== run A ==
==> flow/design.v (excerpt) <==
module magnitude_wrapper(
	input aclk,
	input aresetn,
	input s_i_data_valid,
	output reg s_o_data_ready,
	input [31:0] s_i_data,
	output reg m_o_data_valid,
	input m_i_data_ready,
	output reg [31:0] m_o_data
    );
Size in the first run: roughly 1,800 cells after synthesis, ~100 flip-flops, roughly 70 I/O pins, about 19,000 um^2 of cells after synthesis.
make LEC_CHECK=0 CAP_MARGIN=30 CORE_ASPECT_RATIO=0.91 CORE_MARGIN=2 CORE_UTILIZATION=72 CTS_CLUSTER_DIAMETER=382 CTS_CLUSTER_SIZE=22 PLACE_DENSITY_LB_ADDON=0.04 SETUP_SLACK_MARGIN=-1.18 SLEW_MARGIN=20 finish   # period 11.9 ns
run.sh (not shown) runs the stock make flow with config.mk's settings and CLKGATE_MAP_FILE=.
Run A went all the way through synthesis, placement and routing and the layout is clean on timing, DRC and antenna.
Input-level comparison between run B and run A:
- CORE_ASPECT_RATIO: 0.91 -> unset
- PLACE_DENSITY_LB_ADDON: 0.04 -> unset
- CTS_CLUSTER_DIAMETER: 382 -> unset
- CTS_CLUSTER_SIZE: 22 -> 34
- CAP_MARGIN: 30 -> 20
- SETUP_SLACK_MARGIN: -1.18 -> unset
- the clock period (ns, I/O delays scaled along): 11.9 -> 6.18
[summary]
Run B completed end to end; final checks failed (setup timing).
Non-clock buffer count in run B is 410% higher than in run A
Lower worst-case hold slack among run A and run B: run B
Sequential share of layout area came out lower on run B than on run A.
Per the comparison of run B with run A, post-route standard cell area excluding fillers rose by 3300 um^2; met3 global-route usage rose by 4.4 points; number of antenna cells inserted rose by 2.
Summary of run B over run A: clock-pin slew reported for the worst setup and hold paths after clock tree synthesis higher.
Compared run B against run A; sequential cell count within noise.
Setup changes, run B to run C
- CTS_CLUSTER_DIAMETER: unset -> 209
- ABC_AREA: unset -> 1
- CAP_MARGIN: 20 -> 15
- the clock period (ns, I/O delays scaled along): 6.18 -> 4.54
Results
FAIL run C @ global routing (5_1_grt): tool exited with error. Looking at area fraction in mux cells across run B and run C, the one that comes out higher is run B. Relative to run B, chip area has gone up in run C. Run C: cell count after synthesis about 25% above run B. Diff run B..run C | maximum clock insertion buffer count | unchanged. Number of I/O port buffers: run C vs run B identical. Run C vs run B: half-perimeter wire length of the detailed placement result up by more than 10%. Run B -> run C: synthesized area increased by a few percent. Compared with run B, in run C synthesized chip area reported by yosys +1000 um^2; count of cells resized by post-cts repair +about 150%; net count entering floorplan went up by 440.
The inputs of run D differ from those of run C as listed below.
- a change of CAP_MARGIN from 15 to 20
- a deleted CTS_CLUSTER_DIAMETER that had been 209
- a deleted ABC_AREA that had been 1
- a change of CORE_UTILIZATION from 72 to 59
- a deleted CTS_CLUSTER_SIZE that had been 34
- a change of the clock period (ns, I/O delays scaled along) from 4.54 to 5.28
Results
Completing all stages was not enough for run D: its layout failed the final checks because of setup timing.
Between run D and run C, it is run D whose post-synth area from yosys stat is lower, by 5.2%.
Run D: post-synthesis mux area share 0.18 points above run C
Distinct cell type count after synthesis was higher in run D than in run C.
Of run C and run D, run D shows the higher arithmetic-cell share of the synthesized area counting full adders, half adders and majority gates, with run C below it.
Looking at detailed placer's ending HPWL across both flows, run D is the stronger of the two, with run C trailing.
Final weighted congestion in routability-driven placement: run D < run C
[inputs] run E vs run D
- CTS_CLUSTER_SIZE now 93, previously not set
- CORE_UTILIZATION now 72, was 59
- ABC_AREA now 1, previously not set
- TNS_END_PERCENT now 15, previously not set
- the clock period (ns, I/O delays scaled along) now 5.29, was 5.28
## What came out
Run E: flow complete, layout not clean; failing: setup timing. On run E: slew of the pin with the lowest slew margin is 0.018 ns higher than what run D gave. Run E: number of library cell types mapped by synthesis 42% below run D. Taking run D as the reference, in run E setup slack increased by 0.30 ns relative to the old numbers, remaining max-slew budget at the tightest pin fell 1.2 points, depth of the critical timing path with buffers and inverters included grew by 5, clock slew seen by the registers of the worst setup and hold paths shows no meaningful change.


Setup of build 13:
Starting RTL as in the previous note.
Design magnitude_wrapper, start of the top module:
module magnitude_wrapper(
	input aclk,
	input aresetn,
	input s_i_data_valid,
	output reg s_o_data_ready,
	input [31:0] s_i_data,
	output reg m_o_data_valid,
	input m_i_data_ready,
	output reg [31:0] m_o_data
    );
Settings: LEC_CHECK=0, CAP_MARGIN=30, CORE_ASPECT_RATIO=0.5, CORE_MARGIN=2, CORE_UTILIZATION=22, CTS_CLUSTER_DIAMETER=186, CTS_CLUSTER_SIZE=100, SETUP_SLACK_MARGIN=-0.36, SLEW_MARGIN=20, TNS_END_PERCENT=50; clock period 11.4 ns.
Build 13 | stages: all done | timing, DRC, antenna: all pass
Relative to build 13, the following input files were edited for build 90:
Settings: TNS_END_PERCENT no longer set, was 50; CTS_CLUSTER_SIZE no longer set, was 100; PLACE_DENSITY now 0.95, previously not set; CTS_CLUSTER_DIAMETER no longer set, was 186; HOLD_SLACK_MARGIN now 0.24, previously not set; CORE_ASPECT_RATIO now 1.23, was 0.5.
### Flow results
- Build 90: all stages complete, timing, DRC and antenna checks passed
- When build 90 is measured against build 13, its number of fill cells in the layout turns out 275 lower.
- Of build 13 and build 90, the higher wire length of the first global-routing pass belongs to build 90.
- Build 90 vs build 13 — aggregate global-route resource usage rose 1.6 points.
- Higher wire length among build 13 and build 90: build 90
- Taking build 13 as the reference, in build 90 non-clock buffer count +1.4%, maximum level of the CTS H-tree ~0 delta.
- Maximum cell stage delay along the critical path delta (build 13 -> build 90): insignificant
Input-level comparison between build 9 and build 90:
Settings: setting TNS_END_PERCENT to 50 for the first time; changing CORE_ASPECT_RATIO from 1.23 to 0.5; removing HOLD_SLACK_MARGIN (formerly 0.24); removing PLACE_DENSITY (formerly 0.95).
## What came out
Build 9 completed; timing, DRC and antenna clean. Lower number of placement rows was reported by build 9, not build 90. Relative to build 90, data required time at the worst endpoint has decreased by 20 ps in build 9. Status: sequential cell count of the final layout parity (build 9, build 90). Delta (build 9 minus build 90): cell area after layout +66 sq um, placed standard-cell area +0.32%, final critical-path required period -110 ps. Worst setup slack after layout improves in build 9 relative to build 90. Of build 90 and build 9, the run reporting the lower routed length on met1 was build 90. Re remaining max-slew budget at the tightest pin: build 90 and build 9 aren't equal, and the lower value belongs to build 9.
